==> flow/config.mk <==
export PLATFORM = sky130hd
export DESIGN_NAME = CPU
export DESIGN_NICKNAME = CPU
export VERILOG_FILES = /design/flow/design.v
export SDC_FILE = /design/flow/constraint.sdc
export NUM_CORES = 4
export LEC_CHECK = 0
export CAP_MARGIN = 20
export CELL_PAD_IN_SITES_DETAIL_PLACEMENT = 1
export CELL_PAD_IN_SITES_GLOBAL_PLACEMENT = 2
export CORE_MARGIN = 2
export CORE_UTILIZATION = 30
export GPL_ROUTABILITY_DRIVEN = 1
export PLACE_DENSITY = 0.45
export SETUP_SLACK_MARGIN = 1.87
export SLEW_MARGIN = 20
==> flow/constraint.sdc <==
create_clock -name core_clock -period 11.5 [get_ports {CLK}]
set_input_delay 2.3000 -clock core_clock [delete_from_list [all_inputs] [get_ports {CLK}]]
set_output_delay 2.3000 -clock core_clock [all_outputs]
set_load 0.01 [all_outputs]
==> flow/design.v <==
`default_nettype none
`timescale 1ns / 1ps
module register(
    input wire [4:0] R_Addr_A,
    input wire [4:0] R_Addr_B,
    input wire [4:0] W_Addr,
    input wire [31:0] W_Data,
    output wire [31:0] R_Data_A,
    output wire [31:0] R_Data_B,
    input wire CLK,
    input wire RST,
    input wire WE
    );
reg [31:0] r [0:31];
assign R_Data_A = r[R_Addr_A];
assign R_Data_B = r[R_Addr_B];
integer i;
always @ (posedge RST or posedge CLK)
begin
	if (RST) begin
		for (i = 0; i < 32; i = i + 1)
			r[i] <= 0;
	end else begin
		if (WE && W_Addr) r[W_Addr] <= W_Data;
	end
end
endmodule
`default_nettype none
`timescale 1ns / 1ps
module ALU(
    input wire [31:0] A,
    input wire [31:0] B,
    input wire [2:0] ALU_OP,
	input wire RST,
    output reg [31:0] F,
    output reg ZF,
    output reg OF
    );
always @* begin
	if (RST) begin
		F = 0;
		ZF = 0;
		OF = 0;
	end else begin
		case (ALU_OP)
			0: begin F = A & B; OF = 0; end
			1: begin F = A | B; OF = 0; end
			2: begin F = A ^ B; OF = 0; end
			3: begin F = ~(A | B); OF = 0; end
			4: begin {OF, F} = A + B; end
			5: begin {OF, F} = A - B; end
			6: begin F = A < B; OF = 0; end
			7: begin {OF, F} = B << A; end
			default: begin F = 0; OF = 0; end
		endcase
		ZF = F == 0 ? 1: 0;
	end
end
endmodule
`default_nettype none
`timescale 1ns / 1ps
module opt(
    input wire [5:0] OP,
    input wire [5:0] func,
    output reg WE,
    output reg [2:0] ALU_OP
    );
always @* begin
	ALU_OP = 3'b000;
	if (!OP) begin
		WE = 1;
		case (func)
			6'b100000: ALU_OP = 3'b100;
			6'b100010: ALU_OP = 3'b101;
			6'b100100: ALU_OP = 3'b000;
			6'b100101: ALU_OP = 3'b001;
			6'b100110: ALU_OP = 3'b010;
			6'b100111: ALU_OP = 3'b011;
			6'b101011: ALU_OP = 3'b110;
			6'b000100: ALU_OP = 3'b111;
		endcase
	end else begin
		WE = 0;
	end
end
endmodule
`default_nettype none
`timescale 1ns / 1ps
module CPU(
    input wire CLK,
    input wire RST,
	output wire [31:0]ALU_OUT,
	output wire ALU_OF,
	output wire ALU_ZF,
	output wire [31:0] dbg_inst,
	output wire [31:0] dbg_a,
    output wire [31:0] dbg_b,
	output wire [2:0] dbg_op,
	output wire reg_write_enable,
	output wire [31:0]alu_output,
	output wire [5:0] inst_addr,
	input wire [31:0] inst_data
    );
reg [31:0] PC;  
always @(posedge CLK or posedge RST)
begin
	if (RST) PC <= 0;
	else begin
		PC <= PC + 4;
	end
end
reg [31:0]inst_code;
always @(posedge CLK or posedge RST)
begin
	if (RST) inst_code <= 0;
	else inst_code <= inst_data;
end
assign dbg_inst = inst_code;
assign inst_addr = PC[7:2];
wire [5:0]op = inst_code[31:26];
wire [4:0]rs = inst_code[25:21];
wire [4:0]rt = inst_code[20:16];
wire [4:0]rd = inst_code[15:11];
wire [5:0]shamt = inst_code[10:6];
wire [5:0]func = inst_code[5:0];
wire [31:0]alu_input_A, alu_input_B;
register r(
	.R_Addr_A(rs),
	.R_Addr_B(rt),
	.W_Addr(rd),
	.R_Data_A(alu_input_A),
	.R_Data_B(alu_input_B),
	.W_Data(alu_output),
	.CLK(CLK),
	.RST(RST),
	.WE(reg_write_enable)
);
wire [2:0]alu_op;
wire alu_of, alu_zf;
opt o(
	.OP(op),
	.func(func),
	.ALU_OP(alu_op),
	.WE(reg_write_enable)
);
ALU a(
	.ALU_OP(alu_op),
	.A(alu_input_A),
	.B(alu_input_B),
	.F(alu_output),
	.OF(alu_of),
	.ZF(alu_zf),
	.RST(RST)
);
assign ALU_OUT = alu_output;
assign ALU_OF = alu_of;
assign ALU_ZF = alu_zf;
assign dbg_a = alu_input_A;
assign dbg_b = alu_input_B;
assign dbg_op = alu_op;
endmodule
==> flow/run.sh <==
#!/bin/bash
# the make line also repeats each setting of config.mk as NAME=value (left out here)
make -C /OpenROAD-flow-scripts/flow DESIGN_CONFIG=/design/flow/config.mk WORK_HOME=/design/flow/orfs CLKGATE_MAP_FILE= finish
==> impl_metrics.ini, run 1 <==
; synthesis and place-and-route metrics
[outcome]
outcome = complete, no violations

[worst_setup_path]
critPathRequiredTime_ns = 9.20
cp_max_fo = 10
crit_buf_inv = 8
ff2ff_setup_slack_ns = 4.42
crit_cells = 29
worst_path_max_delay_cell = nor4bb_1
path_class = reg -> out
reg2reg_to = r.r[12][29]$_DFFE_PP0P_
endpoint = ALU_ZF
cp_common_cell = buf_4
crit_path_start_kind = register
crit_family = AND-OR/OR-AND gates
crit_path_end_kind = primary output
cp_slowest_stage_delay_ns = 0.95
r2r-start = inst_code[25]$_DFF_PP0_
crit_start = inst_code[19]$_DFF_PP0_
crit_arrival_ns = 7.43
ff2ff_path_depth = 33

[power_and_ir_drop]
cellLeakagePower_uw = 0.0343
seqPwrFrac_pct = 33.4
pg_seq_uw = 3960
p_int_uw = 7670
share_comb_of_total_power_pct = 27.0
power_leader = clock
power_frac_clock_pct = 39.6
p_sw_uw = 4190
switching_share_pct = 35.3
ir_worst_vdd_mv = 0.168
power.density_nw_per_um2 = 157
p_comb_uw = 3200
pg_clk_uw = 4700

[die]
core_um2 = 199000
die_x_um = 452
die-area_um2 = 204000
die_h_um = 452
io_pins = 206
initCoreUtil_pct = 30.1
rows = 164

[clock_tree]
postCtsHoldBufs = 0
cts_max_path_buffers = 3
cts_inserted_buffers = 141
cts_tree = built
clock_sinks = 1062
htree_num_levels = 4
clkLatencyLatePin_ns = 0.86
cts_root_buf = clkbuf_16
path_clk_slew_ns = 0.06

[yosys]
flop_cell = dfrtp_1
ys_cells = 7123
ys_sh_adder_pct = 2.11
area_leaders = dfrtp_1 44%, o21ai_0 7.4%, nand2_1 7.4%
simple_gate_area_share_pct = 23.6
mux_area_share_pct = 2.69
numSynthFlops = 1062
ys_area_um2 = 60100
ys_types = 103
logic_family = simple AND/OR/NAND/NOR gates
aoi_share_pct = 21.0
synthCells = 7123
synth.cells.most_frequent = 1,180 x nand2_1, 1,062 x dfrtp_1, 891 x o21ai_0, 660 x nand3_1, 554 x clkbuf_1
synthMostInstantiatedCell = nand2_1
edf_count = 0
ys_sh_xor_pct = 0.277
avgSynthCellArea_um2 = 8.44
yosysTopAreaCell = dfrtp_1
ys_async_sr_fraction_pct = 100
ys_seq_share_pct = 44.2
yosysTopAreaCellShare_pct = 44.2
synth_nets = 7257
yosys_warnings = 5
synth_area_um2 = 60100

[detailed_routing]
drt-total-wl_um = 433000
wl_per_cell_um = 42.9
vias = 65100
detail-route-antenna-nets = 0
firstDrtPassIters = 6
drt_iter0_drc = 8151
viasPerCell = 6.44
drc = 0

[cells_and_area]
flop_area_um2 = 26600
area_growth_pct = 25.4
fin_nets = 7458
nFillCells = 22800
layout.area.comb_um2 = 32400

[final_timing]
hold_viol = 0
setup-violations-final = 0
maxSlewViolCount = 0
rsz0062_at_grt = true
tightest_slew_ns = 1.14
period_minus_slack_ns = 9.73
relSlewSlack_pct = 23.9
finClkSkew_ns = 0.0555
finalSetupTns_ns = 0
fmax_mhz = 103
finalCritPeriodShare_pct = 84.6
holdWs_ns = 0.404

[global_routing]
grt_pass1_wl_um = 584000
track_usage_pct = 41.5
antenna_found_initial = 41
grt-ovfl-total = 0
grt_pass1_vias = 63700
grt_max_degree = 126

[min_path]
hold_path_startpoint = r.r[0][18]$_DFFE_PP0P_
holdPathStages = 0
hold_class = reg -> reg
holdPathEnd = r.r[0][18]$_DFFE_PP0P_

[placement]
hpwlAfterDp_um = 277000
port_buffers = 205
gp_congestion = 0.942

[flow_run]
warning_count = 106
drv_cap = 0
layout make-up:
| type | instances | area share, % |
|---|---|---|
| clock buffer | 199 | 5.47 |
| timing repair inverter | 1 | 0.0116 |
| clock inverter | 54 | 0.905 |
| tap | 2656 | 4.41 |
| inverter | 128 | 0.671 |
| multi-input combinational | 5194 | 43.0 |
| antenna | 15 | 0.0498 |
| sequential | 1062 | 35.3 |
| timing repair buffer | 796 | 10.2 |
metal layers:
metal | routed length [µm] | track usage (%)
met2 | 183000 | 61.1
met5 | 212 | 0
met1 | 178000 | 55.0
met3 | 38800 | 9.38
met4 | 32200 | 25.9
stage by stage:
step	power [µW]	setup WS (ns)	utilization [%]	area, µm²	instances
finish	11900	1.77	37.8	75400	10100
global route	12200	1.58	37.8	75300	10100
CTS	11700	1.67	37.4	74500	10100
detailed placement	6730	0.315	33.1	66000	9595
global placement	6740	0.294	33.1	66000	9595
floorplan	5380	2.34	-	60100	7123
timing repair:
action,in CTS,in global routing
cloned,18,0
resized,422,146
setup endpoints to repair,64,46
pin swaps,94,62
hold endpoints to repair,0,0
setup buffers,194,30
==> inputs of run 2 (changes only) <==
- CORE_UTILIZATION: 30 -> 44
- SETUP_SLACK_MARGIN: 1.87 -> 0.5
- clock period: 11.5 -> 6.76 ns (I/O delays scaled with it)
==> impl_metrics.ini, run 2 <==
; synthesis and place-and-route metrics
[min_path]
holdPathEnd = r.r[0][25]$_DFFE_PP0P_
holdPathStages = 0
hold_path_startpoint = r.r[0][25]$_DFFE_PP0P_
hold_class = reg -> reg

[placement]
gp_congestion = 1.07
pre_cts_ws_ns = -2.06
hpwlAfterDp_um = 265000
port_buffers = 205

[yosys]
ys_async_sr_fraction_pct = 100
synth.cells.most_frequent = 1,180 x nand2_1, 1,062 x dfrtp_1, 891 x o21ai_0, 660 x nand3_1, 554 x clkbuf_1
area_leaders = dfrtp_1 44%, o21ai_0 7.4%, nand2_1 7.4%
ys_area_um2 = 60100
ys_sh_adder_pct = 2.11
ys_seq_share_pct = 44.2
synth_nets = 7257
mux_area_share_pct = 2.69
synth_area_um2 = 60100
synthMostInstantiatedCell = nand2_1
ys_sh_xor_pct = 0.277
numSynthFlops = 1062
aoi_share_pct = 21.0
synthCells = 7123
yosysTopAreaCell = dfrtp_1
ys_cells = 7123
yosysTopAreaCellShare_pct = 44.2
logic_family = simple AND/OR/NAND/NOR gates
yosys_warnings = 5
edf_count = 0
flop_cell = dfrtp_1
ys_types = 103
avgSynthCellArea_um2 = 8.44
simple_gate_area_share_pct = 23.6

[final_timing]
setup_ws_ns = -1.89
holdWs_ns = 0.411
hold_viol = 0
maxSlewViolCount = 0
setup-violations-final = 148
relSlewSlack_pct = 8.08
period_minus_slack_ns = 8.65
finClkSkew_ns = 0.0564
finalCritPeriodShare_pct = 128
fmax_mhz = 116
tightest_slew_ns = 1.38
rsz0062_at_grt = true

[die]
core_um2 = 135000
die_x_um = 374
initCoreUtil_pct = 44.4
die_h_um = 374
rows = 135
die-area_um2 = 140000
io_pins = 206

[detailed_routing]
firstDrtPassIters = 9
viasPerCell = 7.24
drt_iter0_drc = 12400
drc = 0
drt-total-wl_um = 402000
detail-route-antenna-nets = 0
wl_per_cell_um = 39.0
vias = 74700

[global_routing]
grt-ovfl-total = 0
grt_max_degree = 156
grt_pass1_wl_um = 554000
track_usage_pct = 55.2
antenna_found_initial = 42
grt_pass1_vias = 74100

[worst_setup_path]
path_class = reg -> out
cp_slowest_stage_delay_ns = 0.57
crit_family = simple AND/OR/NAND/NOR gates
reg2reg_to = r.r[31][29]$_DFFE_PP0P_
r2r-start = inst_code[24]$_DFF_PP0_
crit_path_end_kind = primary output
crit_path_start_kind = register
endpoint = ALU_ZF
cp_common_cell = buf_6
worst_path_max_delay_cell = or4_4
cp_max_fo = 13
critPathRequiredTime_ns = 5.41
ff2ff_path_depth = 32
crit_buf_inv = 7
crit_cells = 28
crit_arrival_ns = 7.30
crit_start = inst_code[23]$_DFF_PP0_
ff2ff_setup_slack_ns = -0.17

[clock_tree]
cts_inserted_buffers = 119
cts_tree = built
path_clk_slew_ns = 0.06
cts_max_path_buffers = 3
clock_sinks = 1062
htree_num_levels = 3
cts_root_buf = clkbuf_16
clkLatencyLatePin_ns = 0.82
postCtsHoldBufs = 0

[power_and_ir_drop]
power_leader = combinational cells
switching_share_pct = 35.5
power_frac_clock_pct = 32.8
power.density_nw_per_um2 = 244
p_int_uw = 13300
ir_worst_vdd_mv = 0.227
pg_seq_uw = 6710
cellLeakagePower_uw = 0.0400
seqPwrFrac_pct = 32.4
p_sw_uw = 7340
share_comb_of_total_power_pct = 34.8
p_comb_uw = 7200
pg_clk_uw = 6770

[flow_run]
warning_count = 121
drv_cap = 0

[outcome]
outcome = failed layout checks
violations = negative setup slack

[cells_and_area]
area_growth_pct = 40.7
layout.area.comb_um2 = 33700
nFillCells = 15200
flop_area_um2 = 26600
fin_nets = 8554
==> run 2: repair_timing <==
action,CTS,global route
endpoints found under the setup margin,1057,678
pin swaps,149,128
setup buffers,130,70
gates resized,872,365
gates cloned,7,3
==> run 2: per-layer routing <==
metal	share of wire [%]	vias to the layer above	wire, µm	GRT usage [%]
met3	15	2522	61900	23.0
met5	0.057	-	228	1.06
met2	40	7030	160000	76.8
li1	-	28500	-	-
met1	34	36600	137000	65.0
met4	11	26	43800	48.2
==> run 2: area by class of cell <==
class,count,share of cell area (%)
flip-flops and latches,1062,31.4
repair buffers,1925,20.7
well taps,1781,2.64
inverters,128,0.712
clock buffers,178,4.14
clock inverters,35,0.497
diodes,29,0.0858
multi-input cells,5184,39.8
==> run 2: metrics by stage <==
step           util [%]  instance area (µm²)  cells  power [µW]  TNS, ns
2_1_floorplan         -                60700   7123        9280    -5.96
3_3_place_gp       55.2                74700   9869       12400  -203.38
3_5_place_dp       55.2                74700   9869       12500  -212.09
4_1_cts            60.7                82300  10200       19800   -62.91
5_1_grt            62.4                84500  10300       21000   -86.76
6_report           62.4                84600  10300       20700   -80.84
==> inputs of run 3 (changes only) <==
- CTS_CLUSTER_DIAMETER: not set -> 254
- CTS_CLUSTER_SIZE: not set -> 78
- MIN_ROUTING_LAYER: not set -> met2
- PLACE_DENSITY: 0.45 -> not set
- PLACE_DENSITY_LB_ADDON: not set -> 0.02
- SETUP_SLACK_MARGIN: 0.5 -> 1.54
- TNS_END_PERCENT: not set -> 25
- clock period: 6.76 -> 9.76 ns (I/O delays scaled with it)
==> impl_metrics.ini, run 3 <==
; generated from flow reports
[clock_tree]
cts_max_path_buffers = 3
cts_root_buf = clkbuf_16
cts_inserted_buffers = 17
htree_num_levels = 1
clock_sinks = 1062

[yosys]
logic_family = simple AND/OR/NAND/NOR gates
yosysTopAreaCell = dfrtp_1
yosysTopAreaCellShare_pct = 44.2
aoi_share_pct = 21.0
synthCells = 7123
ys_area_um2 = 60100
synth_nets = 7257
ys_seq_share_pct = 44.2
synth_area_um2 = 60100
flop_cell = dfrtp_1
edf_count = 0
synth.cells.most_frequent = 1,180 x nand2_1, 1,062 x dfrtp_1, 891 x o21ai_0, 660 x nand3_1, 554 x clkbuf_1
avgSynthCellArea_um2 = 8.44
simple_gate_area_share_pct = 23.6
ys_async_sr_fraction_pct = 100
ys_cells = 7123
yosys_warnings = 5
numSynthFlops = 1062
area_leaders = dfrtp_1 44%, o21ai_0 7.4%, nand2_1 7.4%
mux_area_share_pct = 2.69
ys_sh_adder_pct = 2.11
ys_sh_xor_pct = 0.277
ys_types = 103
synthMostInstantiatedCell = nand2_1

[global_routing]
track_usage_pct = 85.3
grt-ovfl-total = 293

[die]
die_h_um = 374
io_pins = 206
initCoreUtil_pct = 44.4
core_um2 = 135000
die-area_um2 = 140000
rows = 135
die_x_um = 374

[placement]
gp_congestion = 1.24
place_inst = 8822
port_buffers = 205
postPlaceCellArea_um2 = 65600
hpwlAfterDp_um = 248000

[outcome]
error = [ERROR GRT-0116] Global routing finished with congestion. Check the congestion regions in the DRC Viewer.
stop_stage = global routing
outcome = stopped before the end
-- run 3: routing by layer --
metal  GRT overflow  global-route usage (%)
met1              -                       -
met3            167                    91.7
met4             46                    71.2
met5             49                    76.5
met2             31                    87.7
-- run 3: timing repair --
action	in CTS
resized	472
gates cloned	8
hold buffers	0
pin swaps	106
setup endpoints to repair	95
buffers inserted	187
-- run 3: metrics by stage --
stage / power, µW / setup slack (ns) / util (%)
floorplan: 6350 / 1.53 / -
detailed placement: 7820 / -0.275 / 48.4
CTS: 9860 / 0.744 / 51.5
global placement: 7800 / -0.218 / 48.4
==> inputs of run 4 (changes only) <==
- ABC_AREA: not set -> 0
- CORE_ASPECT_RATIO: not set -> 0.89
- CORE_UTILIZATION: 44 -> 45
- CTS_CLUSTER_DIAMETER: 254 -> 43
- CTS_CLUSTER_SIZE: 78 -> not set
- MAX_ROUTING_LAYER: not set -> met5
- MIN_ROUTING_LAYER: met2 -> not set
- PLACE_DENSITY_LB_ADDON: 0.02 -> not set
- SETUP_SLACK_MARGIN: 1.54 -> 1.08
- SLEW_MARGIN: 20 -> 25
- TNS_END_PERCENT: 25 -> 5
- clock period: 9.76 -> 8.59 ns (I/O delays scaled with it)
==> impl_metrics.ini, run 4 <==
; synthesis and place-and-route metrics
[outcome]
outcome = failed layout checks
violations = negative setup slack

[detailed_routing]
detail-route-antenna-nets = 0
drt_iter0_drc = 12000
firstDrtPassIters = 9
wl_per_cell_um = 38.9
viasPerCell = 7.27
vias = 70000
drc = 0
drt-total-wl_um = 375000

[final_timing]
tightest_slew_ns = 1.23
relSlewSlack_pct = 17.7
setup-violations-final = 13
setup_ws_ns = -0.301
finClkSkew_ns = 0.0529
rsz0062_at_grt = true
fmax_mhz = 112
finalCritPeriodShare_pct = 104
period_minus_slack_ns = 8.89
maxSlewViolCount = 0
hold_viol = 0

[worst_setup_path]
endpoint = ALU_ZF
ff2ff_path_depth = 28
path_class = reg -> out
crit_buf_inv = 10
cp_slowest_stage_delay_ns = 0.64
crit_cells = 33
cp_max_fo = 7
reg2reg_to = r.r[3][29]$_DFFE_PP0P_
crit_path_end_kind = primary output
crit_start = inst_code[24]$_DFF_PP0_
crit_path_start_kind = register
crit_arrival_ns = 7.17
ff2ff_setup_slack_ns = 1.93
r2r-start = inst_code[23]$_DFF_PP0_
crit_family = AND-OR/OR-AND gates
cp_common_cell = buf_4
worst_path_max_delay_cell = or4_4
critPathRequiredTime_ns = 6.87

[die]
die_x_um = 391
die-area_um2 = 137000
die_h_um = 349
io_pins = 206
rows = 126
core_um2 = 133000
initCoreUtil_pct = 45.3

[global_routing]
grt-ovfl-total = 0
antenna_found_initial = 39
grt_pass1_vias = 68400
grt_pass1_wl_um = 521000
track_usage_pct = 53.7
grt_max_degree = 88

[power_and_ir_drop]
seqPwrFrac_pct = 32.3
power.density_nw_per_um2 = 211
power_leader = clock
power_frac_clock_pct = 39.5
p_comb_uw = 4620
share_comb_of_total_power_pct = 28.2
ir_worst_vdd_mv = 0.213
p_sw_uw = 5620
pg_seq_uw = 5300
switching_share_pct = 34.3
cellLeakagePower_uw = 0.0365
p_int_uw = 10800
pg_clk_uw = 6470

[placement]
gp_congestion = 1.09
hpwlAfterDp_um = 253000
port_buffers = 205
pre_cts_ws_ns = -0.633

[yosys]
flop_cell = dfrtp_1
ys_sh_adder_pct = 2.11
yosysTopAreaCellShare_pct = 44.2
ys_sh_xor_pct = 0.277
avgSynthCellArea_um2 = 8.44
ys_seq_share_pct = 44.2
logic_family = simple AND/OR/NAND/NOR gates
edf_count = 0
ys_area_um2 = 60100
simple_gate_area_share_pct = 23.6
ys_types = 103
area_leaders = dfrtp_1 44%, o21ai_0 7.4%, nand2_1 7.4%
synth_nets = 7257
ys_cells = 7123
aoi_share_pct = 21.0
yosysTopAreaCell = dfrtp_1
numSynthFlops = 1062
synth_area_um2 = 60100
synthMostInstantiatedCell = nand2_1
synthCells = 7123
synth.cells.most_frequent = 1,180 x nand2_1, 1,062 x dfrtp_1, 891 x o21ai_0, 660 x nand3_1, 554 x clkbuf_1
yosys_warnings = 5
mux_area_share_pct = 2.69
ys_async_sr_fraction_pct = 100

[cells_and_area]
area_growth_pct = 29.0
fin_util_pct = 58.5
fin_nets = 7836

[clock_tree]
path_clk_slew_ns = 0.06
postCtsHoldBufs = 0
cts_max_path_buffers = 3
cts_inserted_buffers = 146
htree_num_levels = 4
cts_root_buf = clkbuf_16
cts_tree = built
clock_sinks = 1062
clkLatencyLatePin_ns = 0.82

[flow_run]
warning_count = 97
drv_cap = 0

[min_path]
hold_class = reg -> reg
holdPathEnd = r.r[0][7]$_DFFE_PP0P_
holdPathStages = 0
hold_path_startpoint = r.r[0][7]$_DFFE_PP0P_
-- run 4: area by class of cell --
cell class	instances	area, µm²
antenna	22	55.1
clock buffer	187	4070
clock inverter	81	1020
fill	15000	55100
inverter	128	517
multi-input combinational	5184	32200
sequential	1062	26600
tap	1792	2240
timing repair buffer	1180	10800
-- run 4: per-layer routing --
layer  vias to the layer above  track usage (%)  share of wire (%)  routed length (µm)
li1                      27100                -                  -                   -
met1                     34700             65.7                 36              133000
met2                      6178             73.2                 40              149000
met3                      2059             23.9                 15               56700
met4                        44             41.9                9.6               36100
met5                         -            0.107              0.083                 312
-- run 4: metrics by stage --
step | hold slack [ns] | setup TNS, ns | cells | total power [µW] | area [µm²]
2_1_floorplan | 0.444 | 0 | 7123 | 7260 | 60400
5_1_grt | 0.414 | -4.48 | 9615 | 16700 | 77500
3_3_place_gp | 0.382 | -0.848 | 9252 | 9340 | 69700
3_5_place_dp | 0.385 | -1.78 | 9255 | 9390 | 69800
4_1_cts | 0.399 | -1.79 | 9576 | 16000 | 76200
6_report | 0.399 | -1.77 | 9636 | 16400 | 77500
-- run 4: what timing repair did --
item	in CTS	in global routing
hold endpoints to repair	0	0
gates cloned	0	2
pin swaps	95	93
endpoints found under the setup margin	66	66
gates resized	294	248
buffers inserted	53	33
==> inputs of run 5 (changes only) <==
- ABC_AREA: 0 -> not set
- CELL_PAD_IN_SITES_DETAIL_PLACEMENT: 1 -> not set
- CELL_PAD_IN_SITES_GLOBAL_PLACEMENT: 2 -> not set
- CORE_ASPECT_RATIO: 0.89 -> not set
- CORE_UTILIZATION: 45 -> 54
- CTS_CLUSTER_DIAMETER: 43 -> not set
- GPL_ROUTABILITY_DRIVEN: 1 -> not set
- MAX_ROUTING_LAYER: met5 -> not set
- SETUP_SLACK_MARGIN: 1.08 -> -0.88
- SLEW_MARGIN: 25 -> 20
- TNS_END_PERCENT: 5 -> not set
- clock period: 8.59 -> 8.97 ns (I/O delays scaled with it)
==> impl_metrics.ini, run 5 <==
; synthesis and place-and-route metrics
[outcome]
outcome = failed layout checks
violations = negative setup slack

[power_and_ir_drop]
p_comb_uw = 3880
power.density_nw_per_um2 = 192
p_int_uw = 9080
power_frac_clock_pct = 35.3
finalPower_uw = 13800
switching_share_pct = 34.3
pg_seq_uw = 5060
ir_worst_vdd_mv = 0.176
p_sw_uw = 4730
pg_clk_uw = 4880
cellLeakagePower_uw = 0.0340
seqPwrFrac_pct = 36.6
power_leader = sequential cells
share_comb_of_total_power_pct = 28.1

[yosys]
yosysTopAreaCellShare_pct = 44.2
synthMostInstantiatedCell = nand2_1
ys_types = 103
ys_seq_share_pct = 44.2
yosys_warnings = 5
mux_area_share_pct = 2.69
ys_sh_xor_pct = 0.277
numSynthFlops = 1062
flop_cell = dfrtp_1
synthCells = 7123
yosysTopAreaCell = dfrtp_1
logic_family = simple AND/OR/NAND/NOR gates
edf_count = 0
synth_area_um2 = 60100
avgSynthCellArea_um2 = 8.44
ys_sh_adder_pct = 2.11
aoi_share_pct = 21.0
area_leaders = dfrtp_1 44%, o21ai_0 7.4%, nand2_1 7.4%
simple_gate_area_share_pct = 23.6
ys_cells = 7123
synth.cells.most_frequent = 1,180 x nand2_1, 1,062 x dfrtp_1, 891 x o21ai_0, 660 x nand3_1, 554 x clkbuf_1
synth_nets = 7257
ys_area_um2 = 60100
ys_async_sr_fraction_pct = 100

[final_timing]
maxSlewViolCount = 0
period_minus_slack_ns = 9.86
hold_viol = 0
relSlewSlack_pct = 12.9
tightest_slew_ns = 1.31
finalCritPeriodShare_pct = 110
finClkSkew_ns = 0.0459
fmax_mhz = 101
setup-violations-final = 54
setup_ws_ns = -0.886
finalSetupTns_ns = -16.99

[worst_setup_path]
cp_slowest_stage_delay_ns = 0.64
critPathRequiredTime_ns = 7.18
r2r-start = inst_code[23]$_DFF_PP0_
ff2ff_path_depth = 24
path_class = reg -> out
endpoint = ALU_ZF
crit_start = inst_code[24]$_DFF_PP0_
worst_path_max_delay_cell = and3b_4
cp_max_fo = 17
cp_common_cell = buf_4
crit_family = AND-OR/OR-AND gates
reg2reg_to = r.r[17][29]$_DFFE_PP0P_
crit_buf_inv = 8
ff2ff_setup_slack_ns = 1.96
crit_cells = 29
crit_path_end_kind = primary output
crit_path_start_kind = register
crit_arrival_ns = 8.06

[detailed_routing]
drc = 0
firstDrtPassIters = 13
viasPerCell = 7.49
met2WireLength_um = 127000
drt_iter0_drc = 13600
drt-total-wl_um = 341000
vias = 68000
wl_met3_um = 62100
detail-route-antenna-nets = 0
routed.top_layer = met5
wl_met1_um = 112000
wl_per_cell_um = 37.5

[global_routing]
antenna_found_initial = 34
grt-ovfl-total = 0
grt_max_degree = 83
track_usage_pct = 58.6
grt_pass1_vias = 62000
grt_pass1_wl_um = 470000

[min_path]
hold_path_startpoint = r.r[0][22]$_DFFE_PP0P_
hold_class = reg -> reg
holdPathEnd = r.r[0][22]$_DFFE_PP0P_
holdPathStages = 0

[placement]
gp_congestion = 1.15
hpwlAfterDp_um = 226000
pre_cts_ws_ns = -0.499
port_buffers = 205

[die]
core_um2 = 111000
die-area_um2 = 114000
io_pins = 206
die_x_um = 338
die_h_um = 338
initCoreUtil_pct = 54.4
rows = 122

[clock_tree]
clkLatencyLatePin_ns = 0.76
cts_inserted_buffers = 112
cts_tree = built
postCtsHoldBufs = 0
cts_max_path_buffers = 3
htree_num_levels = 3
path_clk_slew_ns = 0.06
cts_root_buf = clkbuf_16
clock_sinks = 1062

[cells_and_area]
layout.area.comb_um2 = 30800
fin_util_pct = 65.1
fin_nets = 7599
area_growth_pct = 19.8
flop_area_um2 = 26600
nFillCells = 9382

[flow_run]
warning_count = 96
drv_cap = 0
run 5: per-layer routing:
metal,vias up,track usage [%]
met5,-,0.936
met4,24,49.4
met3,2347,32.5
met2,7080,76.1
met1,32000,69.4
li1,26600,-
run 5: area by class of cell:
cell class / instances / share of cell area [%]
multi-input cells: 5185 / 42.8
clock inverters: 35 / 0.640
flip-flops and latches: 1062 / 36.9
diodes: 36 / 0.125
well taps: 1488 / 2.59
clock buffers: 166 / 4.56
repair buffers: 976 / 11.6
inverters: 128 / 0.707
run 5: what timing repair did:
item | CTS | global route
gates cloned | 0 | 2
pin swaps | 0 | 15
buffers inserted | 1 | 29
endpoints found under the setup margin | 1 | 13
endpoints found under the hold margin | 0 | 0
gates resized | 4 | 88
run 5: stage by stage:
step                instances  area (µm²)  hold WS [ns]
floorplan                7123       60100         0.444
global placement         8815       67500         0.387
detailed placement       8816       67500         0.390
CTS                      9018       71300         0.405
global route             9043       71900         0.417
finish                   9076       72000         0.407
==> inputs of run 6 (changes only) <==
- ABC_AREA: not set -> 0
- CELL_PAD_IN_SITES_DETAIL_PLACEMENT: not set -> 0
- CELL_PAD_IN_SITES_GLOBAL_PLACEMENT: not set -> 1
- CORE_ASPECT_RATIO: not set -> 0.89
- CORE_UTILIZATION: 54 -> 58
- CTS_CLUSTER_DIAMETER: not set -> 43
- GPL_ROUTABILITY_DRIVEN: not set -> 1
- MAX_ROUTING_LAYER: not set -> met5
- SETUP_SLACK_MARGIN: -0.88 -> 1.08
- SLEW_MARGIN: 20 -> 25
- TNS_END_PERCENT: not set -> 5
- clock period: 8.97 -> 8.53 ns (I/O delays scaled with it)
==> impl_metrics.ini, run 6 <==
; generated from flow reports
[global_routing]
grt-ovfl-total = 1
track_usage_pct = 62.8

[yosys]
area_leaders = dfrtp_1 44%, o21ai_0 7.4%, nand2_1 7.4%
yosysTopAreaCellShare_pct = 44.2
ys_types = 103
ys_area_um2 = 60100
ys_async_sr_fraction_pct = 100
synth.cells.most_frequent = 1,180 x nand2_1, 1,062 x dfrtp_1, 891 x o21ai_0, 660 x nand3_1, 554 x clkbuf_1
avgSynthCellArea_um2 = 8.44
ys_seq_share_pct = 44.2
ys_cells = 7123
synthCells = 7123
ys_sh_adder_pct = 2.11
simple_gate_area_share_pct = 23.6
synth_nets = 7257
flop_cell = dfrtp_1
yosysTopAreaCell = dfrtp_1
synthMostInstantiatedCell = nand2_1
logic_family = simple AND/OR/NAND/NOR gates
edf_count = 0
ys_sh_xor_pct = 0.277
numSynthFlops = 1062
synth_area_um2 = 60100
mux_area_share_pct = 2.69
aoi_share_pct = 21.0
yosys_warnings = 5

[outcome]
outcome = stopped before the end
stop_stage = global routing
error = [ERROR GRT-0232] Routing congestion too high. Check the congestion heatmap in the GUI.

[clock_tree]
cts_max_path_buffers = 3
htree_num_levels = 4
cts_inserted_buffers = 134
clock_sinks = 1062
cts_root_buf = clkbuf_16

[die]
die-area_um2 = 106000
die_x_um = 345
core_um2 = 103000
rows = 111
die_h_um = 308
initCoreUtil_pct = 58.4
io_pins = 206

[placement]
gp_congestion = 1.21
port_buffers = 205
hpwlAfterDp_um = 210000
pre_cts_ws_ns = -0.0169
run 6: routing by layer:
layer | GRT usage (%) | overflow
met5 | 13.4 | 0
met4 | 52.5 | 0
met3 | 41.6 | 1
met2 | 77.9 | 0
met1 | 72.5 | 0
run 6: per-stage QoR:
stage	power [µW]	instances	cell area (µm²)	utilization, %
2_1_floorplan	7310	7123	60500	-
3_3_place_gp	8890	8463	65900	64.0
3_5_place_dp	8910	8465	65900	64.1
4_1_cts	15000	8868	73700	71.6
run 6: timing repair:
action / CTS
hold buffers: 0
setup buffers: 147
pin swaps: 116
gates cloned: 13
hold endpoints to repair: 0
gates resized: 403
endpoints found under the setup margin: 66
==> inputs of run 7 (changes only) <==
- ABC_AREA: 0 -> not set
- CAP_MARGIN: 20 -> 5
- CELL_PAD_IN_SITES_DETAIL_PLACEMENT: 0 -> 2
- CELL_PAD_IN_SITES_GLOBAL_PLACEMENT: 1 -> 0
- CORE_ASPECT_RATIO: 0.89 -> not set
- CORE_MARGIN: 2 -> 10
- CORE_UTILIZATION: 58 -> 30
- CTS_CLUSTER_DIAMETER: 43 -> not set
- CTS_CLUSTER_SIZE: not set -> 35
- GPL_ROUTABILITY_DRIVEN: 1 -> 0
- GPL_TIMING_DRIVEN: not set -> 0
- MAX_ROUTING_LAYER: met5 -> not set
- MIN_ROUTING_LAYER: not set -> met2
- PLACE_DENSITY: not set -> 0.45
- SETUP_SLACK_MARGIN: 1.08 -> not set
- SLEW_MARGIN: 25 -> 30
- TNS_END_PERCENT: 5 -> 65
- clock period: 8.53 -> 12.0 ns (I/O delays scaled with it)
==> impl_metrics.ini, run 7 <==
; generated from flow reports
[outcome]
outcome = stopped before the end
stop_stage = global routing
error = [ERROR GRT-0116] Global routing finished with congestion. Check the congestion regions in the DRC Viewer.

[yosys]
area_leaders = dfrtp_1 44%, o21ai_0 7.4%, nand2_1 7.4%
synthCells = 7123
aoi_share_pct = 21.0
ys_seq_share_pct = 44.2
yosysTopAreaCellShare_pct = 44.2
yosysTopAreaCell = dfrtp_1
simple_gate_area_share_pct = 23.6
ys_types = 103
logic_family = simple AND/OR/NAND/NOR gates
ys_sh_adder_pct = 2.11
yosys_warnings = 5
ys_sh_xor_pct = 0.277
synth_area_um2 = 60100
flop_cell = dfrtp_1
synth_nets = 7257
edf_count = 0
numSynthFlops = 1062
synth.cells.most_frequent = 1,180 x nand2_1, 1,062 x dfrtp_1, 891 x o21ai_0, 660 x nand3_1, 554 x clkbuf_1
ys_cells = 7123
ys_async_sr_fraction_pct = 100
mux_area_share_pct = 2.69
avgSynthCellArea_um2 = 8.44
synthMostInstantiatedCell = nand2_1
ys_area_um2 = 60100

[die]
die-area_um2 = 219000
die_h_um = 468
io_pins = 206
core_um2 = 199000
initCoreUtil_pct = 30.1
die_x_um = 468
rows = 164

[placement]
pre_cts_ws_ns = -3.23
hpwlAfterDp_um = 371000
port_buffers = 205

[clock_tree]
clock_sinks = 1062
postCtsHoldBufs = 0
cts_root_buf = clkbuf_16
cts_inserted_buffers = 134
cts_max_path_buffers = 3
htree_num_levels = 4

[global_routing]
track_usage_pct = 90.1
grt-ovfl-total = 5477
==> run 7: through the flow <==
stage	hold WS, ns	setup TNS, ns	power (µW)	instance area (µm²)	cells
after floorplan	0.444	0	5160	60100	7123
after global placement	0.463	-4119.94	6390	65500	9984
after detailed placement	0.469	-117.28	6580	68800	10100
after CTS	0.479	0	11100	74400	10300
==> run 7: routing by layer <==
metal	overflow	GRT usage [%]
met1	-	-
met2	1350	89.9
met3	3023	97.6
met4	710	79.3
met5	394	87.8
==> run 7: what timing repair did <==
| action | in CTS |
|---|---|
| gates resized | 293 |
| setup buffers | 20 |
| pin swaps | 11 |
| endpoints found under the setup margin | 95 |
==> inputs of run 8 (changes only) <==
- CAP_MARGIN: 5 -> 20
- CELL_PAD_IN_SITES_DETAIL_PLACEMENT: 2 -> not set
- CELL_PAD_IN_SITES_GLOBAL_PLACEMENT: 0 -> 1
- CORE_MARGIN: 10 -> 2
- CORE_UTILIZATION: 30 -> 58
- CTS_CLUSTER_DIAMETER: not set -> 379
- CTS_CLUSTER_SIZE: 35 -> 14
- GPL_ROUTABILITY_DRIVEN: 0 -> not set
- GPL_TIMING_DRIVEN: 0 -> not set
- MAX_ROUTING_LAYER: not set -> met4
- MIN_ROUTING_LAYER: met2 -> not set
- PLACE_DENSITY: 0.45 -> not set
- SETUP_SLACK_MARGIN: not set -> 1.84
- SLEW_MARGIN: 30 -> 20
- TNS_END_PERCENT: 65 -> not set
- clock period: 12.0 -> 6.61 ns (I/O delays scaled with it)
==> impl_metrics.ini, run 8 <==
; synthesis and place-and-route metrics
[detailed_routing]
wl_met1_um = 107000
met2WireLength_um = 127000
drt-total-wl_um = 347000
wl_met3_um = 68800
wl_per_cell_um = 36.1
routed.top_layer = met4
firstDrtPassIters = 17
drt_iter0_drc = 16700
viasPerCell = 7.61
drc = 0
detail-route-antenna-nets = 0
vias = 73200

[min_path]
hold_path_startpoint = r.r[0][30]$_DFFE_PP0P_
hold_class = reg -> reg
holdPathStages = 0
holdPathEnd = r.r[0][30]$_DFFE_PP0P_

[global_routing]
antenna_found_initial = 38
grt-ovfl-total = 0
grt_max_degree = 176
grt_pass1_vias = 66600
grt_pass1_wl_um = 477000
track_usage_pct = 64.4

[yosys]
area_leaders = dfrtp_1 44%, o21ai_0 7.4%, nand2_1 7.4%
ys_cells = 7123
yosys_warnings = 5
avgSynthCellArea_um2 = 8.44
numSynthFlops = 1062
ys_seq_share_pct = 44.2
synthMostInstantiatedCell = nand2_1
ys_async_sr_fraction_pct = 100
synth_nets = 7257
yosysTopAreaCell = dfrtp_1
logic_family = simple AND/OR/NAND/NOR gates
flop_cell = dfrtp_1
mux_area_share_pct = 2.69
ys_sh_xor_pct = 0.277
simple_gate_area_share_pct = 23.6
synth.cells.most_frequent = 1,180 x nand2_1, 1,062 x dfrtp_1, 891 x o21ai_0, 660 x nand3_1, 554 x clkbuf_1
ys_sh_adder_pct = 2.11
ys_area_um2 = 60100
synth_area_um2 = 60100
yosysTopAreaCellShare_pct = 44.2
edf_count = 0
aoi_share_pct = 21.0
ys_types = 103
synthCells = 7123

[worst_setup_path]
reg2reg_to = r.r[22][29]$_DFFE_PP0P_
crit_arrival_ns = 6.88
r2r-start = inst_code[23]$_DFF_PP0_
crit_path_start_kind = register
ff2ff_setup_slack_ns = -0.07
crit_path_end_kind = primary output
crit_cells = 28
path_class = reg -> out
cp_max_fo = 14
crit_buf_inv = 7
cp_slowest_stage_delay_ns = 0.54
critPathRequiredTime_ns = 5.29
worst_path_max_delay_cell = a2111oi_1
endpoint = ALU_ZF
ff2ff_path_depth = 31
crit_start = inst_code[21]$_DFF_PP0_
cp_common_cell = a21oi_2
crit_family = AND-OR/OR-AND gates

[placement]
hpwlAfterDp_um = 223000
gp_congestion = 1.21
postPlaceCellArea_um2 = 72800
pre_cts_ws_ns = -1.53
port_buffers = 205

[final_timing]
fmax_mhz = 122
finClkSkew_ns = 0.0680
setup-violations-final = 97
finalCritPeriodShare_pct = 124
setup_ws_ns = -1.59
hold_viol = 0
period_minus_slack_ns = 8.20
tightest_slew_ns = 1.30
maxSlewViolCount = 0
finalSetupTns_ns = -66.18
rsz0062_at_grt = true
relSlewSlack_pct = 13.6

[power_and_ir_drop]
p_sw_uw = 6720
finalPower_uw = 18600
cellLeakagePower_uw = 0.0379
power.density_nw_per_um2 = 232
seqPwrFrac_pct = 36.8
power_leader = sequential cells
ir_worst_vdd_mv = 0.272
p_comb_uw = 6830
share_comb_of_total_power_pct = 36.8
p_int_uw = 11900
switching_share_pct = 36.2
power_frac_clock_pct = 26.4
pg_clk_uw = 4910
pg_seq_uw = 6840

[die]
io_pins = 206
core_um2 = 103000
initCoreUtil_pct = 58.2
die_h_um = 326
die-area_um2 = 106000
die_x_um = 326
rows = 118

[cells_and_area]
fin_nets = 8306
fin_util_pct = 77.7
area_growth_pct = 33.4
design_area_um2 = 80100

[clock_tree]
cts_root_buf = clkbuf_16
clock_sinks = 1062
clkLatencyLatePin_ns = 0.77
htree_num_levels = 3
cts_max_path_buffers = 3
path_clk_slew_ns = 0.07
cts_inserted_buffers = 85
cts_tree = built

[outcome]
outcome = failed layout checks
violations = negative setup slack

[flow_run]
drv_cap = 0
warning_count = 113
## run 8: per-stage QoR
step                      hold WS (ns)  cells
after CTS                        0.402   9470
after global routing             0.413   9618
after floorplan                  0.444   7123
after global placement           0.383   9274
final                            0.407   9626
after detailed placement         0.390   9274
## run 8: repair_timing
item | in CTS | in global routing
setup buffers | 98 | 88
pin swaps | 125 | 137
endpoints found under the setup margin | 1122 | 1201
cloned | 2 | 1
hold buffers | 0 | 0
resized | 549 | 514
## run 8: metal layers
layer / global-route usage [%] / vias to the layer above
li1: - / 28000
met1: 71.3 / 33600
met2: 80.3 / 8270
met3: 38.8 / 3306
met4: 55.0 / 0
met5: - / -
## run 8: layout make-up
type / instances / area (µm²)
diodes: 65 / 163
clock buffers: 90 / 2180
clock inverters: 6 / 96.3
fillers: 7199 / 23100
inverters: 128 / 583
multi-input cells: 5184 / 33300
flip-flops and latches: 1062 / 26600
well taps: 1380 / 1730
repair buffers: 1711 / 15600
==> inputs of run 9 (changes only) <==
- CELL_PAD_IN_SITES_GLOBAL_PLACEMENT: 1 -> 3
- CORE_MARGIN: 2 -> 9
- CORE_UTILIZATION: 58 -> 43
- CTS_CLUSTER_DIAMETER: 379 -> 304
- CTS_CLUSTER_SIZE: 14 -> not set
- GPL_ROUTABILITY_DRIVEN: not set -> 1
- MAX_ROUTING_LAYER: met4 -> not set
- MIN_ROUTING_LAYER: not set -> met1
- SETUP_SLACK_MARGIN: 1.84 -> not set
- clock period: 6.61 -> 12.0 ns (I/O delays scaled with it)
==> impl_metrics.ini, run 9 <==
; synthesis and place-and-route metrics
[outcome]
outcome = complete, no violations

[yosys]
area_leaders = dfrtp_1 44%, o21ai_0 7.4%, nand2_1 7.4%
ys_cells = 7123
ys_async_sr_fraction_pct = 100
ys_sh_xor_pct = 0.277
avgSynthCellArea_um2 = 8.44
synthCells = 7123
synthMostInstantiatedCell = nand2_1
numSynthFlops = 1062
yosys_warnings = 5
flop_cell = dfrtp_1
synth_area_um2 = 60100
yosysTopAreaCellShare_pct = 44.2
synth.cells.most_frequent = 1,180 x nand2_1, 1,062 x dfrtp_1, 891 x o21ai_0, 660 x nand3_1, 554 x clkbuf_1
edf_count = 0
mux_area_share_pct = 2.69
aoi_share_pct = 21.0
ys_sh_adder_pct = 2.11
ys_seq_share_pct = 44.2
simple_gate_area_share_pct = 23.6
yosysTopAreaCell = dfrtp_1
ys_types = 103
ys_area_um2 = 60100
logic_family = simple AND/OR/NAND/NOR gates
synth_nets = 7257

[detailed_routing]
drt-total-wl_um = 354000
firstDrtPassIters = 8
drt_iter0_drc = 11600
wl_per_cell_um = 39.3
vias = 63600
drc = 0
viasPerCell = 7.07
detail-route-antenna-nets = 0

[power_and_ir_drop]
ir_worst_vdd_mv = 0.113
share_comb_of_total_power_pct = 24.3
cellLeakagePower_uw = 0.0318
power.density_nw_per_um2 = 148
p_comb_uw = 2470
p_sw_uw = 3490
pg_clk_uw = 3880
power_frac_clock_pct = 38.2
switching_share_pct = 34.3
p_int_uw = 6670
finalPower_uw = 10200
seqPwrFrac_pct = 37.4
power_leader = clock
pg_seq_uw = 3800

[global_routing]
grt_pass1_vias = 58500
grt-ovfl-total = 0
track_usage_pct = 44.4
grt_max_degree = 162
antenna_found_initial = 29
grt_pass1_wl_um = 485000

[worst_setup_path]
crit_family = AND-OR/OR-AND gates
crit_arrival_ns = 9.40
r2r-start = inst_code[20]$_DFF_PP0_
ff2ff_setup_slack_ns = 3.49
crit_cells = 27
cp_slowest_stage_delay_ns = 0.69
cp_max_fo = 32
cp_common_cell = buf_4
ff2ff_path_depth = 27
crit_buf_inv = 6
endpoint = alu_output[30]
path_class = reg -> out
critPathRequiredTime_ns = 9.60
crit_start = inst_code[20]$_DFF_PP0_
crit_path_start_kind = register
crit_path_end_kind = primary output
reg2reg_to = r.r[16][26]$_DFFE_PP0P_
worst_path_max_delay_cell = dfrtp_2

[final_timing]
fmax_mhz = 84.8
finalSetupTns_ns = 0
finalCritPeriodShare_pct = 98.3
setup_ws_ns = 0.204
rsz0062_at_grt = false
finClkSkew_ns = 0.0646
relSlewSlack_pct = 15.7
hold_viol = 0
tightest_slew_ns = 1.26
setup-violations-final = 0
period_minus_slack_ns = 11.80
maxSlewViolCount = 0

[cells_and_area]
area_growth_pct = 14.6
nFillCells = 13400
fin_nets = 7160
fin_cells = 8994

[min_path]
holdPathStages = 0
holdPathEnd = r.r[0][19]$_DFFE_PP0P_
hold_path_startpoint = r.r[0][19]$_DFFE_PP0P_
hold_class = reg -> reg

[clock_tree]
htree_num_levels = 3
clock_sinks = 1062
cts_root_buf = clkbuf_16
cts_max_path_buffers = 3
cts_tree = built
path_clk_slew_ns = 0.06
clkLatencyLatePin_ns = 0.78
cts_inserted_buffers = 117

[die]
initCoreUtil_pct = 43.5
die_x_um = 392
die-area_um2 = 154000
die_h_um = 392
io_pins = 206
core_um2 = 138000
rows = 136

[placement]
hpwlAfterDp_um = 233000
place_inst = 8731
gp_congestion = 1.05
port_buffers = 205
pre_cts_ws_ns = 0.802

[flow_run]
drv_cap = 0
warning_count = 106
[run 9: cell type report]
| cell class | count | area [µm²] | share of cell area (%) |
|---|---|---|---|
| Clock buffer | 164 | 3320 | 4.83 |
| Inverter | 128 | 505 | 0.734 |
| Timing Repair Buffer | 532 | 4770 | 6.92 |
| Tap cell | 1863 | 2330 | 3.39 |
| Sequential cell | 1062 | 26600 | 38.6 |
| Multi-Input combinational cell | 5185 | 30600 | 44.4 |
| Clock inverter | 50 | 702 | 1.02 |
| Antenna cell | 10 | 25.0 | 0.0363 |
[run 9: stage by stage]
stage                     util [%]  hold slack (ns)  cell area, µm²
after floorplan                  -            0.444           60100
after global placement        46.5            0.386           64300
after detailed placement      46.5            0.385           64300
after CTS                     49.4            0.400           68300
after global routing          49.8            0.414           68800
final                         49.8            0.405           68800
[run 9: per-layer routing]
layer,track usage (%),part of all wire [%],up-vias
met3,15.9,14,1327
met4,27.4,7.6,32
met5,0,0.072,-
met1,57.8,38,31200
met2,62.4,40,5341
li1,-,-,25700
[run 9: timing repair]
item / CTS / global route
pin swaps: 0 / 9
setup endpoints to repair: 3 / 17
hold buffers: 0 / 0
setup buffers: 0 / 37
cloned: 0 / 1
resized: 1 / 13
==> inputs of run 10 (changes only) <==
- CELL_PAD_IN_SITES_DETAIL_PLACEMENT: not set -> 1
- CELL_PAD_IN_SITES_GLOBAL_PLACEMENT: 3 -> 2
- CORE_MARGIN: 9 -> 2
- CORE_UTILIZATION: 43 -> 22
- CTS_CLUSTER_DIAMETER: 304 -> not set
- MIN_ROUTING_LAYER: met1 -> not set
- PLACE_DENSITY: not set -> 0.45
- SETUP_SLACK_MARGIN: not set -> 0.5
- clock period: 12.0 -> 14.5 ns (I/O delays scaled with it)
==> impl_metrics.ini, run 10 <==
; synthesis and place-and-route metrics
[yosys]
yosys_warnings = 5
synth.cells.most_frequent = 1,180 x nand2_1, 1,062 x dfrtp_1, 891 x o21ai_0, 660 x nand3_1, 554 x clkbuf_1
ys_async_sr_fraction_pct = 100
ys_area_um2 = 60100
mux_area_share_pct = 2.69
ys_seq_share_pct = 44.2
ys_types = 103
ys_sh_xor_pct = 0.277
edf_count = 0
ys_sh_adder_pct = 2.11
numSynthFlops = 1062
aoi_share_pct = 21.0
logic_family = simple AND/OR/NAND/NOR gates
synth_nets = 7257
avgSynthCellArea_um2 = 8.44
synthCells = 7123
flop_cell = dfrtp_1
simple_gate_area_share_pct = 23.6
yosysTopAreaCell = dfrtp_1
synthMostInstantiatedCell = nand2_1
ys_cells = 7123
area_leaders = dfrtp_1 44%, o21ai_0 7.4%, nand2_1 7.4%
yosysTopAreaCellShare_pct = 44.2
synth_area_um2 = 60100

[worst_setup_path]
endpoint = ALU_OUT[0]
worst_path_max_delay_cell = nor2_4
reg2reg_to = r.r[27][31]$_DFFE_PP0P_
cp_slowest_stage_delay_ns = 1.14
cp_max_fo = 34
critPathRequiredTime_ns = 11.60
r2r-start = inst_code[19]$_DFF_PP0_
cp_cell_sequence = nand2b_1 -> nor2_4 -> a22oi_1 -> nand4_1 -> o32a_1 -> inv_1 -> ha_1 -> inv_1 -> a2111oi_0 -> o31ai_1 -> nand2_1 -> o31ai_1 -> a21oi_1 -> o311a_1 -> a21oi_1 -> a221oi_1 -> nor2b_1 -> o41ai_1 -> a21oi_1 -> nand2_1 -> inv_1 -> clkdlybuf4s50_1
crit_family = AND-OR/OR-AND gates
crit_start = inst_code[16]$_DFF_PP0_
crit_path_start_kind = register
path_class = reg -> out
crit_cells = 22
crit_arrival_ns = 10.91
ff2ff_setup_slack_ns = 4.33
crit_path_end_kind = primary output
crit_buf_inv = 4
ff2ff_path_depth = 24

[die]
die_x_um = 527
initCoreUtil_pct = 22.2
rows = 191
die-area_um2 = 277000
core_um2 = 271000
io_pins = 206
die_h_um = 527

[final_timing]
tightest_slew_ns = 1.30
setup-violations-final = 0
rsz0062_at_grt = false
maxSlewViolCount = 0
finalCritPeriodShare_pct = 95.3
hold_viol = 0
finalSetupTns_ns = 0
fmax_mhz = 72.4
period_minus_slack_ns = 13.81
finClkSkew_ns = 0.0593
relSlewSlack_pct = 13.1

[detailed_routing]
detail-route-antenna-nets = 0
firstDrtPassIters = 7
drt_iter0_drc = 6645
viasPerCell = 5.82
drt-total-wl_um = 448000
vias = 62300
wl_per_cell_um = 41.8
drc = 0

[placement]
gp_congestion = 0.905
hpwlAfterDp_um = 297000
port_buffers = 205

[power_and_ir_drop]
finalPower_uw = 9010
cellLeakagePower_uw = 0.0319
power.density_nw_per_um2 = 126
pg_clk_uw = 3670
ir_worst_vdd_mv = 0.0673
share_comb_of_total_power_pct = 24.3
seqPwrFrac_pct = 35.0
p_comb_uw = 2190
pg_seq_uw = 3160
p_int_uw = 5820
switching_share_pct = 35.5
p_sw_uw = 3200
power_frac_clock_pct = 40.7
power_leader = clock

[flow_run]
warning_count = 104
drv_cap = 0

[global_routing]
grt_max_degree = 138
track_usage_pct = 31.4
grt_pass1_wl_um = 597000
grt-ovfl-total = 0
grt_pass1_vias = 61600
antenna_found_initial = 44

[clock_tree]
cts_tree = built
clock_sinks = 1062
cts_inserted_buffers = 149
post_cts_resize_count = 0
path_clk_slew_ns = 0.06
cts_root_buf = clkbuf_16
cts_max_path_buffers = 4
clkLatencyLatePin_ns = 0.85
htree_num_levels = 4

[cells_and_area]
nFillCells = 31200
fin_nets = 7156
area_growth_pct = 18.7

[outcome]
outcome = complete, no violations

[min_path]
holdPathEnd = r.r[0][9]$_DFFE_PP0P_
hold_path_startpoint = r.r[0][9]$_DFFE_PP0P_
holdPathStages = 0
hold_class = reg -> reg
-- run 10: area by class of cell --
type                            instances  area [µm²]  share of cell area (%)
Tap cell                             3570        4470                    6.26
Sequential cell                      1062       26600                    37.3
Multi-Input combinational cell       5184       30700                    43.1
Clock inverter                         36         363                   0.509
Clock buffer                          210        4260                    5.97
Antenna cell                           22        55.1                  0.0772
Inverter                              128         505                   0.709
Timing Repair Buffer                  497        4380                    6.15
-- run 10: timing repair --
item | in CTS | in global routing
setup endpoints to repair | 0 | 1
hold endpoints to repair | 0 | 0
buffers inserted | 0 | 3
hold buffers | 0 | 0
-- run 10: routing by layer --
metal  global-route usage, %  wire length, µm  vias to the layer above
met5                       0               76                        -
met4                    12.6            20000                       10
met3                    4.38            26500                      704
met2                    48.4           198000                     2724
met1                    43.9           203000                    33200
li1                        -                -                    25700
-- run 10: per-stage QoR --
stage / utilization [%] / instances / setup WS, ns / hold slack, ns / area, µm²
final: 26.3 / 10700 / 0.687 / 0.407 / 71300
after global routing: 26.3 / 10700 / 0.506 / 0.413 / 71300
after CTS: 26.3 / 10700 / 0.883 / 0.406 / 71300
after detailed placement: 24.6 / 10400 / 1.81 / 0.393 / 66600
after global placement: 24.5 / 10400 / 1.77 / 0.388 / 66600
after floorplan: - / 7123 / 1.71 / 0.444 / 60100
==> inputs of run 11 (changes only) <==
- CELL_PAD_IN_SITES_DETAIL_PLACEMENT: 1 -> 0
- CORE_UTILIZATION: 22 -> 50
- clock period: 14.5 -> 8.07 ns (I/O delays scaled with it)
==> impl_metrics.ini, run 11 <==
; synthesis and place-and-route metrics
[clock_tree]
cts_tree = built
postCtsHoldBufs = 0
cts_inserted_buffers = 116
clkLatencyLatePin_ns = 0.79
cts_root_buf = clkbuf_16
path_clk_slew_ns = 0.06
cts_max_path_buffers = 3
clock_sinks = 1062
htree_num_levels = 3

[final_timing]
finalSetupTns_ns = -9.99
holdWs_ns = 0.402
fmax_mhz = 113
relSlewSlack_pct = 24.1
rsz0062_at_grt = true
maxSlewViolCount = 0
setup-violations-final = 38
tightest_slew_ns = 1.11
setup_ws_ns = -0.790
hold_viol = 0
period_minus_slack_ns = 8.86
finalCritPeriodShare_pct = 110
finClkSkew_ns = 0.0414

[yosys]
edf_count = 0
simple_gate_area_share_pct = 23.6
ys_sh_adder_pct = 2.11
synth_area_um2 = 60100
ys_area_um2 = 60100
synthMostInstantiatedCell = nand2_1
yosysTopAreaCell = dfrtp_1
flop_cell = dfrtp_1
avgSynthCellArea_um2 = 8.44
synthCells = 7123
ys_seq_share_pct = 44.2
ys_types = 103
ys_sh_xor_pct = 0.277
aoi_share_pct = 21.0
numSynthFlops = 1062
logic_family = simple AND/OR/NAND/NOR gates
synth_nets = 7257
yosysTopAreaCellShare_pct = 44.2
ys_cells = 7123
ys_async_sr_fraction_pct = 100
synth.cells.most_frequent = 1,180 x nand2_1, 1,062 x dfrtp_1, 891 x o21ai_0, 660 x nand3_1, 554 x clkbuf_1
area_leaders = dfrtp_1 44%, o21ai_0 7.4%, nand2_1 7.4%
mux_area_share_pct = 2.69
yosys_warnings = 5

[cells_and_area]
area_growth_pct = 29.7
flop_area_um2 = 26600
fin_cells = 9510
fin_nets = 7914
design_area_um2 = 77900
nFillCells = 10200
layout.area.comb_um2 = 32700

[flow_run]
warning_count = 105
drv_cap = 0

[detailed_routing]
detail-route-antenna-nets = 0
wl_per_cell_um = 36.6
vias = 68700
firstDrtPassIters = 10
viasPerCell = 7.23
drt-total-wl_um = 348000
drc = 0
drt_iter0_drc = 13100

[min_path]
hold_class = reg -> reg
hold_path_startpoint = r.r[0][22]$_DFFE_PP0P_
holdPathStages = 0
holdPathEnd = r.r[0][22]$_DFFE_PP0P_

[die]
die_x_um = 351
io_pins = 206
die-area_um2 = 123000
die_h_um = 351
initCoreUtil_pct = 50.2
core_um2 = 120000
rows = 127

[worst_setup_path]
ff2ff_path_depth = 29
ff2ff_setup_slack_ns = 1.35
crit_cells = 27
crit_start = inst_code[19]$_DFF_PP0_
worst_path_max_delay_cell = nor2_4
crit_family = simple AND/OR/NAND/NOR gates
endpoint = ALU_ZF
crit_path_end_kind = primary output
crit_path_start_kind = register
critPathRequiredTime_ns = 6.46
reg2reg_to = r.r[30][27]$_DFFE_PP0P_
cp_max_fo = 19
cp_slowest_stage_delay_ns = 0.59
path_class = reg -> out
r2r-start = inst_code[19]$_DFF_PP0_
cp_common_cell = buf_4
crit_arrival_ns = 7.25
crit_buf_inv = 8

[power_and_ir_drop]
power.density_nw_per_um2 = 216
pg_clk_uw = 6030
ir_worst_vdd_mv = 0.199
power_frac_clock_pct = 35.8
seqPwrFrac_pct = 33.4
p_comb_uw = 5190
p_sw_uw = 5720
p_int_uw = 11100
power_leader = clock
pg_seq_uw = 5630
cellLeakagePower_uw = 0.0367
share_comb_of_total_power_pct = 30.8
switching_share_pct = 33.9

[placement]
postPlaceCellArea_um2 = 69700
place_inst = 9113
gp_congestion = 1.15
port_buffers = 205
hpwlAfterDp_um = 228000

[global_routing]
track_usage_pct = 55.3
antenna_found_initial = 22
grt-ovfl-total = 0
grt_pass1_wl_um = 480000
grt_max_degree = 155
grt_pass1_vias = 62500

[outcome]
outcome = failed layout checks
violations = negative setup slack
## run 11: final cells by class
cell class / instances / area share (%)
diodes: 20 / 0.0642
clock inverters: 58 / 1.17
well taps: 1612 / 2.59
flip-flops and latches: 1062 / 34.1
clock buffers: 158 / 4.32
inverters: 128 / 0.743
repair buffers: 1288 / 15.1
multi-input cells: 5184 / 41.9
## run 11: per-layer routing
metal	wire length (µm)	GRT usage (%)	up-vias
li1	-	-	27200
met1	119000	66.9	32600
met3	56800	26.2	2147
met2	134000	73.4	6693
met5	621	2.86	-
met4	37800	46.3	29
## run 11: timing repair
action                                  CTS  global route
gates resized                           617           284
gates cloned                              1             3
endpoints found under the setup margin   66            66
buffers inserted                        101            56
pin swaps                               136            98
hold endpoints to repair                  0             0
## run 11: stage by stage
stage          total power (µW)  setup WS (ns)  utilization (%)
6_report                  16800         -0.790             65.1
5_1_grt                   17200         -0.799             65.1
4_1_cts                   16200         -0.554             63.8
3_5_place_dp               9860         -0.635             58.3
3_3_place_gp               9840         -0.632             58.3
2_1_floorplan              7730          0.474                -
==> inputs of run 12 (changes only) <==
- ABC_AREA: not set -> 0
- CORE_ASPECT_RATIO: not set -> 0.82
- CORE_MARGIN: 2 -> 10
- CORE_UTILIZATION: 50 -> 61
- CTS_CLUSTER_DIAMETER: not set -> 43
- CTS_CLUSTER_SIZE: not set -> 10
- GPL_ROUTABILITY_DRIVEN: 1 -> 0
- GPL_TIMING_DRIVEN: not set -> 1
- HOLD_SLACK_MARGIN: not set -> 0.09
- MAX_ROUTING_LAYER: not set -> met5
- MIN_ROUTING_LAYER: not set -> met1
- PLACE_DENSITY: 0.45 -> 0.38
- SETUP_SLACK_MARGIN: 0.5 -> 4.81
- SLEW_MARGIN: 20 -> 25
- TNS_END_PERCENT: not set -> 75
- clock period: 8.07 -> 16.6 ns (I/O delays scaled with it)
==> impl_metrics.ini, run 12 <==
; generated from flow reports
[yosys]
logic_family = simple AND/OR/NAND/NOR gates
ys_types = 103
numSynthFlops = 1062
ys_cells = 7123
ys_async_sr_fraction_pct = 100
synth.cells.most_frequent = 1,180 x nand2_1, 1,062 x dfrtp_1, 891 x o21ai_0, 660 x nand3_1, 554 x clkbuf_1
ys_seq_share_pct = 44.2
ys_sh_adder_pct = 2.11
ys_area_um2 = 60100
simple_gate_area_share_pct = 23.6
yosysTopAreaCell = dfrtp_1
yosysTopAreaCellShare_pct = 44.2
ys_sh_xor_pct = 0.277
aoi_share_pct = 21.0
synth_nets = 7257
synthCells = 7123
avgSynthCellArea_um2 = 8.44
synthMostInstantiatedCell = nand2_1
yosys_warnings = 5
mux_area_share_pct = 2.69
area_leaders = dfrtp_1 44%, o21ai_0 7.4%, nand2_1 7.4%
edf_count = 0
flop_cell = dfrtp_1
synth_area_um2 = 60100

[outcome]
stop_stage = global placement without I/O
outcome = stopped before the end
error = [ERROR GPL-0301] Utilization 114.483 % exceeds 100%.

[die]
die_h_um = 304
die-area_um2 = 112000
rows = 104
initCoreUtil_pct = 61.3
die_x_um = 367
core_um2 = 98000
==> inputs of run 13 (changes only) <==
- ABC_AREA: 0 -> not set
- CORE_ASPECT_RATIO: 0.82 -> not set
- CORE_MARGIN: 10 -> 2
- CORE_UTILIZATION: 61 -> 63
- CTS_CLUSTER_DIAMETER: 43 -> not set
- CTS_CLUSTER_SIZE: 10 -> not set
- GPL_ROUTABILITY_DRIVEN: 0 -> 1
- GPL_TIMING_DRIVEN: 1 -> not set
- HOLD_SLACK_MARGIN: 0.09 -> not set
- MAX_ROUTING_LAYER: met5 -> not set
- MIN_ROUTING_LAYER: met1 -> not set
- PLACE_DENSITY: 0.38 -> 0.39
- SETUP_SLACK_MARGIN: 4.81 -> 0.5
- SLEW_MARGIN: 25 -> 20
- TNS_END_PERCENT: 75 -> not set
- clock period: 16.6 -> 6.12 ns (I/O delays scaled with it)
==> impl_metrics.ini, run 13 <==
; generated from flow reports
[die]
die_x_um = 313
rows = 113
core_um2 = 94700
die-area_um2 = 97900
initCoreUtil_pct = 63.4
die_h_um = 313

[yosys]
synthCells = 7123
yosysTopAreaCellShare_pct = 44.2
flop_cell = dfrtp_1
ys_seq_share_pct = 44.2
aoi_share_pct = 21.0
numSynthFlops = 1062
simple_gate_area_share_pct = 23.6
edf_count = 0
avgSynthCellArea_um2 = 8.44
synth.cells.most_frequent = 1,180 x nand2_1, 1,062 x dfrtp_1, 891 x o21ai_0, 660 x nand3_1, 554 x clkbuf_1
ys_async_sr_fraction_pct = 100
ys_sh_xor_pct = 0.277
yosys_warnings = 5
ys_sh_adder_pct = 2.11
ys_area_um2 = 60100
logic_family = simple AND/OR/NAND/NOR gates
yosysTopAreaCell = dfrtp_1
ys_cells = 7123
area_leaders = dfrtp_1 44%, o21ai_0 7.4%, nand2_1 7.4%
mux_area_share_pct = 2.69
synthMostInstantiatedCell = nand2_1
synth_area_um2 = 60100
ys_types = 103
synth_nets = 7257

[outcome]
outcome = stopped before the end
stop_stage = global placement without I/O
error = [ERROR GPL-0301] Utilization 119.141 % exceeds 100%.
No activity file was given, so power comes from the tool's default toggle rates.
